// processor
module processor
(
	input wire clk_i,
	input wire rst_i,
	input wire stall_i,
	output wire [31:0] addr_o,
	input wire [31:0] data_i,
	output wire [31:0] data_o,
	output wire [3:0] data_w_o,
	output wire [2:0] data_mode_o,
	input wire [7:0] extio_in,
	output wire [7:0] extio_out
);
Size: roughly 120 I/O pins, ~55000 um2 of cells after synthesis.
clock: 4.98 ns
lec_check: 0
abc_area: 1
cap_margin: 0
core_margin: 2
core_utilization: 72
place_density: 0.39
setup_slack_margin: 0.37
slew_margin: 20
run.sh (not shown) runs the stock make flow with config.mk's settings and CLKGATE_MAP_FILE=.
The baseline stopped in detailed placement on DPL-0033.
Change:
--- a/flow/config.mk
+++ b/flow/config.mk
@@ -7,8 +7,6 @@
 export LEC_CHECK = 0
-export ABC_AREA = 1
-export CAP_MARGIN = 0
+export CAP_MARGIN = 20
 export CORE_MARGIN = 2
-export CORE_UTILIZATION = 72
-export PLACE_DENSITY = 0.39
-export SETUP_SLACK_MARGIN = 0.37
+export CORE_UTILIZATION = 48
+export SETUP_SLACK_MARGIN = 1.98
 export SLEW_MARGIN = 20
==> flow/constraint.sdc (replaced) <==
create_clock -name core_clock -period 7.14 [get_ports {clk_i}]
set_input_delay 1.4280 -clock core_clock [delete_from_list [all_inputs] [get_ports {clk_i}]]
set_output_delay 1.4280 -clock core_clock [all_outputs]
set_load 0.01 [all_outputs]
The changed run reached the layout checks and failed them: negative setup slack.
Area after synthesis came out lower by a few percent.
Die area rose by well over a third.
Synthesized cell count fell by a quarter to a third.
Change:
--- a/flow/config.mk
+++ b/flow/config.mk
@@ -9,4 +9,7 @@
 export CORE_MARGIN = 2
-export CORE_UTILIZATION = 48
+export CORE_UTILIZATION = 65
+export CTS_CLUSTER_DIAMETER = 32
+export MAX_ROUTING_LAYER = met4
 export SETUP_SLACK_MARGIN = 1.98
 export SLEW_MARGIN = 20
+export TNS_END_PERCENT = 5
==> flow/constraint.sdc (replaced) <==
create_clock -name core_clock -period 9.79 [get_ports {clk_i}]
set_input_delay 1.9580 -clock core_clock [delete_from_list [all_inputs] [get_ports {clk_i}]]
set_output_delay 1.9580 -clock core_clock [all_outputs]
set_load 0.01 [all_outputs]
After rerunning: The changed run failed in global routing; die area fell by 26%; synthesized cell count is unchanged; area after synthesis is unchanged.
Change:
--- a/flow/config.mk
+++ b/flow/config.mk
@@ -9,7 +9,3 @@
 export CORE_MARGIN = 2
-export CORE_UTILIZATION = 65
-export CTS_CLUSTER_DIAMETER = 32
-export MAX_ROUTING_LAYER = met4
-export SETUP_SLACK_MARGIN = 1.98
+export CORE_UTILIZATION = 23
 export SLEW_MARGIN = 20
-export TNS_END_PERCENT = 5
==> flow/constraint.sdc (replaced) <==
create_clock -name core_clock -period 11.9 [get_ports {clk_i}]
set_input_delay 2.3800 -clock core_clock [delete_from_list [all_inputs] [get_ports {clk_i}]]
set_output_delay 2.3800 -clock core_clock [all_outputs]
set_load 0.01 [all_outputs]
Outcome: The new run produced a clean layout; synthesized area is unchanged; synthesized cell count does not change; die size climbs to 2.8 times its value.

--- another note on this design; it stands on its own ---

==> run P <==
## processor
module processor
(
	input wire clk_i,
	input wire rst_i,
	input wire stall_i,
	output wire [31:0] addr_o,
	input wire [31:0] data_i,
	output wire [31:0] data_o,
	output wire [3:0] data_w_o,
	output wire [2:0] data_mode_o,
	input wire [7:0] extio_in,
	output wire [7:0] extio_out
);
clock: 12.9 ns
lec_check: 0
cap_margin: 20
core_margin: 2
core_utilization: 71
cts_cluster_diameter: 67
cts_cluster_size: 35
gpl_routability_driven: 1
max_routing_layer: met5
min_routing_layer: met1
place_density_lb_addon: 0.29
setup_slack_margin: 3.79
slew_margin: 20
tns_end_percent: 10
run.sh (not shown) runs the stock make flow with config.mk's settings and CLKGATE_MAP_FILE=.
==> run E: changes against run P <==
CORE_UTILIZATION = 40   (was 71)
CTS_CLUSTER_DIAMETER = default   (was 67)
CTS_CLUSTER_SIZE = default   (was 35)
GPL_ROUTABILITY_DRIVEN = default   (was 1)
MAX_ROUTING_LAYER = default   (was met5)
MIN_ROUTING_LAYER = default   (was met1)
PLACE_DENSITY_LB_ADDON = default   (was 0.29)
SETUP_SLACK_MARGIN = default   (was 3.79)
TNS_END_PERCENT = default   (was 10)
==> flow/constraint.sdc (replaced) <==
create_clock -name core_clock -period 12.0 [get_ports {clk_i}]
set_input_delay 2.4000 -clock core_clock [delete_from_list [all_inputs] [get_ports {clk_i}]]
set_output_delay 2.4000 -clock core_clock [all_outputs]
set_load 0.01 [all_outputs]
==> comparison table <==
|  | run E | run P |
|---|---|---|
| Status | complete, no violations | did not finish |
| Last stage reached | - | global routing |
| Async SR Flop Fraction | 38.0% | 38.0% |
| Placed instance area | 0.0576 mm² | 0.0561 mm² |
| And-or/or-and share of the synthesized area | 18.1% | 18.1% |
| Pre-CTS setup slack | 442 ps | 1120 ps |
| Last weighted congestion value of the routability-driven placer | 1.09 | 1.17 |
| DP Wirelength | 185000 µm | 177000 µm |
| DIE WIDTH | 370 µm | 279 µm |
| Number of placed I/O pins | 122 | 122 |
| Die Y-Extent | 370 µm | 279 µm |
| Core area | 0.133 mm² | 0.0746 mm² |
| Post-CTS setup buffer count | 3 | 111 |
| Number of flip-flops and latches in the synthesized netlist | 826 | 826 |
| Floorplan core density | 40.2% | 71.8% |
| DIE AREA | 0.137 mm² | 0.0776 mm² |
| Root cell of the clock tree | sky130_fd_sc_hd__clkbuf_16 | sky130_fd_sc_hd__clkbuf_16 |
| Standard-cell row count | 134 | 100 |
| Cell type contributing the most total cell area after synthesis | sky130_fd_sc_hd__edfxtp_1 | sky130_fd_sc_hd__edfxtp_1 |
| Total CTS buffers | 92 | 42 |
| Cts repair resizes | 1 | 277 |
| Yosys warning tally | 5 | 5 |
| CTS H-Tree Depth | 3 | 2 |
| # placed instances | 6559 | 5700 |
